==> job 2396 <==
// FreqCounter
module FreqCounter(
	 input clock,
	 input reset,
	 input IPS_left,
     input IPS_mid,
     input IPS_right,
	 input signalleftred,
	 input signalleftblue,
	 input signalrightred,
	 input signalrightblue,	 
	 output right_red,
	 output left_red,
	 output left_forward,
     output left_backward,
     output right_forward,
     output right_backward,
	 output a, b, c, d, e, f, g,  
     output [3:0]an
    );
export LEC_CHECK = 0
export ABC_AREA = 1
export CAP_MARGIN = 20
export CORE_MARGIN = 2
export CORE_UTILIZATION = 72
export CTS_CLUSTER_SIZE = 15
export HOLD_SLACK_MARGIN = 0.3
export PLACE_DENSITY_LB_ADDON = 0.01
export SETUP_SLACK_MARGIN = -0.15
export SLEW_MARGIN = 20
create_clock -name core_clock -period 5.05 [get_ports {clock}]
run.sh (not shown) runs the stock make flow with config.mk's settings and CLKGATE_MAP_FILE=.
==> inputs of job 2979, as changes to job 2396 <==
CAP_MARGIN = 5   (was 20)
CTS_CLUSTER_DIAMETER = 359   (was unset)
CTS_CLUSTER_SIZE = 14   (was 15)
HOLD_SLACK_MARGIN = -0.08   (was 0.3)
PLACE_DENSITY_LB_ADDON = unset   (was 0.01)
SETUP_SLACK_MARGIN = 0.94   (was -0.15)
==> flow/constraint.sdc (replaced) <==
create_clock -name core_clock -period 8.15 [get_ports {clock}]
set_input_delay 1.6300 -clock core_clock [delete_from_list [all_inputs] [get_ports {clock}]]
set_output_delay 1.6300 -clock core_clock [all_outputs]
set_load 0.01 [all_outputs]
==> inputs of job 805, as changes to job 2396 <==
ABC_AREA = unset   (was 1)
CORE_UTILIZATION = 9   (was 72)
CTS_CLUSTER_SIZE = unset   (was 15)
HOLD_SLACK_MARGIN = unset   (was 0.3)
PLACE_DENSITY_LB_ADDON = unset   (was 0.01)
SETUP_SLACK_MARGIN = unset   (was -0.15)
==> flow/constraint.sdc (replaced) <==
create_clock -name core_clock -period 10.9 [get_ports {clock}]
set_input_delay 2.1800 -clock core_clock [delete_from_list [all_inputs] [get_ports {clock}]]
set_output_delay 2.1800 -clock core_clock [all_outputs]
set_load 0.01 [all_outputs]
==> qor summary <==
                                                                  job 2396                   job 805                 job 2979
Signal arrival time at the worst endpoint                          6.23 ns                   8.52 ns                  7.33 ns
Setup slack at placement                                         -1.150 ns                  2.250 ns                0.7419 ns
Worst setup path startpoint                                    fcountR[10]           signalrightblue          signalrightblue
Adder-Cell Fraction of Synth Area                                   18.60%                    20.29%                   18.60%
Worst Hold Depth                                                         1                         2                        1
Outcome                                         complete, but fails checks  timing/DRC/antenna clean  timing/DRC/antenna clean
Reasons for failing layout checks                             setup timing                         -                        -
FP Util                                                             73.12%                    9.038%                   73.12%
Power Clock                                                        3.91 mW                   1.77 mW                  1.72 mW
Final routed wire length divided by cell count                    16.80 um                  8.873 um                 15.47 um
Comb. pwr                                                          6.84 mW                  0.367 mW                  2.97 mW
Number of logic gates                                                 2491                      1878                     2491
Most numerous cell in the Yosys netlist            sky130_fd_sc_hd__nor2_1  sky130_fd_sc_hd__dfxtp_1  sky130_fd_sc_hd__nor2_1
Leading power group                                    combinational logic                 registers      combinational logic

========
==> garnet: inputs <==
FreqCounter again, from the RTL that the note above started with.
Settings: LEC_CHECK=0, ABC_AREA=1, CAP_MARGIN=20, CORE_MARGIN=2, CORE_UTILIZATION=72, CTS_CLUSTER_DIAMETER=359, CTS_CLUSTER_SIZE=14, SETUP_SLACK_MARGIN=0.94, SLEW_MARGIN=20; clock period 8.15 ns.
==> zinc (differences from garnet) <==
- ABC_AREA: 1 -> not set
- CORE_UTILIZATION: 72 -> 40
- CTS_CLUSTER_DIAMETER: 359 -> not set
- CTS_CLUSTER_SIZE: 14 -> not set
- SETUP_SLACK_MARGIN: 0.94 -> not set
==> flow/constraint.sdc (replaced) <==
create_clock -name core_clock -period 8.07 [get_ports {clock}]
set_input_delay 1.6140 -clock core_clock [delete_from_list [all_inputs] [get_ports {clock}]]
set_output_delay 1.6140 -clock core_clock [all_outputs]
set_load 0.01 [all_outputs]
==> yarrow (differences from garnet) <==
- ABC_AREA: 1 -> 0
- CELL_PAD_IN_SITES_DETAIL_PLACEMENT: not set -> 2
- CORE_MARGIN: 2 -> 10
- CORE_UTILIZATION: 72 -> 31
- CTS_CLUSTER_DIAMETER: 359 -> not set
- CTS_CLUSTER_SIZE: 14 -> not set
- GPL_TIMING_DRIVEN: not set -> 1
- MAX_ROUTING_LAYER: not set -> met4
- MIN_ROUTING_LAYER: not set -> met1
- SETUP_SLACK_MARGIN: 0.94 -> not set
- SLEW_MARGIN: 20 -> 15
- TNS_END_PERCENT: not set -> 40
==> flow/constraint.sdc (replaced) <==
create_clock -name core_clock -period 6.74 [get_ports {clock}]
set_input_delay 1.3480 -clock core_clock [delete_from_list [all_inputs] [get_ports {clock}]]
set_output_delay 1.3480 -clock core_clock [all_outputs]
set_load 0.01 [all_outputs]
==> comparison table <==
quantity                                                                     zinc                    yarrow                   garnet
Status                                                    complete, no violations           failed layout checks  complete, no violations
Layout check failures                                                           -              setup timing                        -
Number of diodes added for antenna fixing                                       0                         1                        0
Via-to-Cell Ratio                                                            5.21                      5.65                     5.42
Met2 Routed Length                                                       28200 µm                  60300 µm                 33200 µm
Most instantiated library cell after synthesis           sky130_fd_sc_hd__dfxtp_1  sky130_fd_sc_hd__dfxtp_1  sky130_fd_sc_hd__nor2_1
Share of synthesized area spent on multiplexers                             5.46%                     5.46%                  0.0705%
Width of the chip                                                          259 µm                    310 µm                   203 µm
Leak pwr                                                                0.0118 µW                 0.0124 µW                0.0142 µW
Antenna violations before repair                                                0                         1                        0
Post-layout instance count excluding filler cells                            3651                      3999                     4218
Tool warnings                                                                  32                        35                       37
Count of cells along the worst hold path                                        2                         2                        1
Highest ir drop seen on vdd                                            0.000163 V                0.000209 V               0.000217 V
Endpoint of the most critical register-to-register path             freqTempL[17]             freqTempL[17]            freqTempR[13]
Area of all placed cells without fillers                                28800 µm²                 30500 µm²                29700 µm²
Total number of cells along the worst setup path                               22                        21                       26
No activity file was given, so power comes from the tool's default toggle rates.
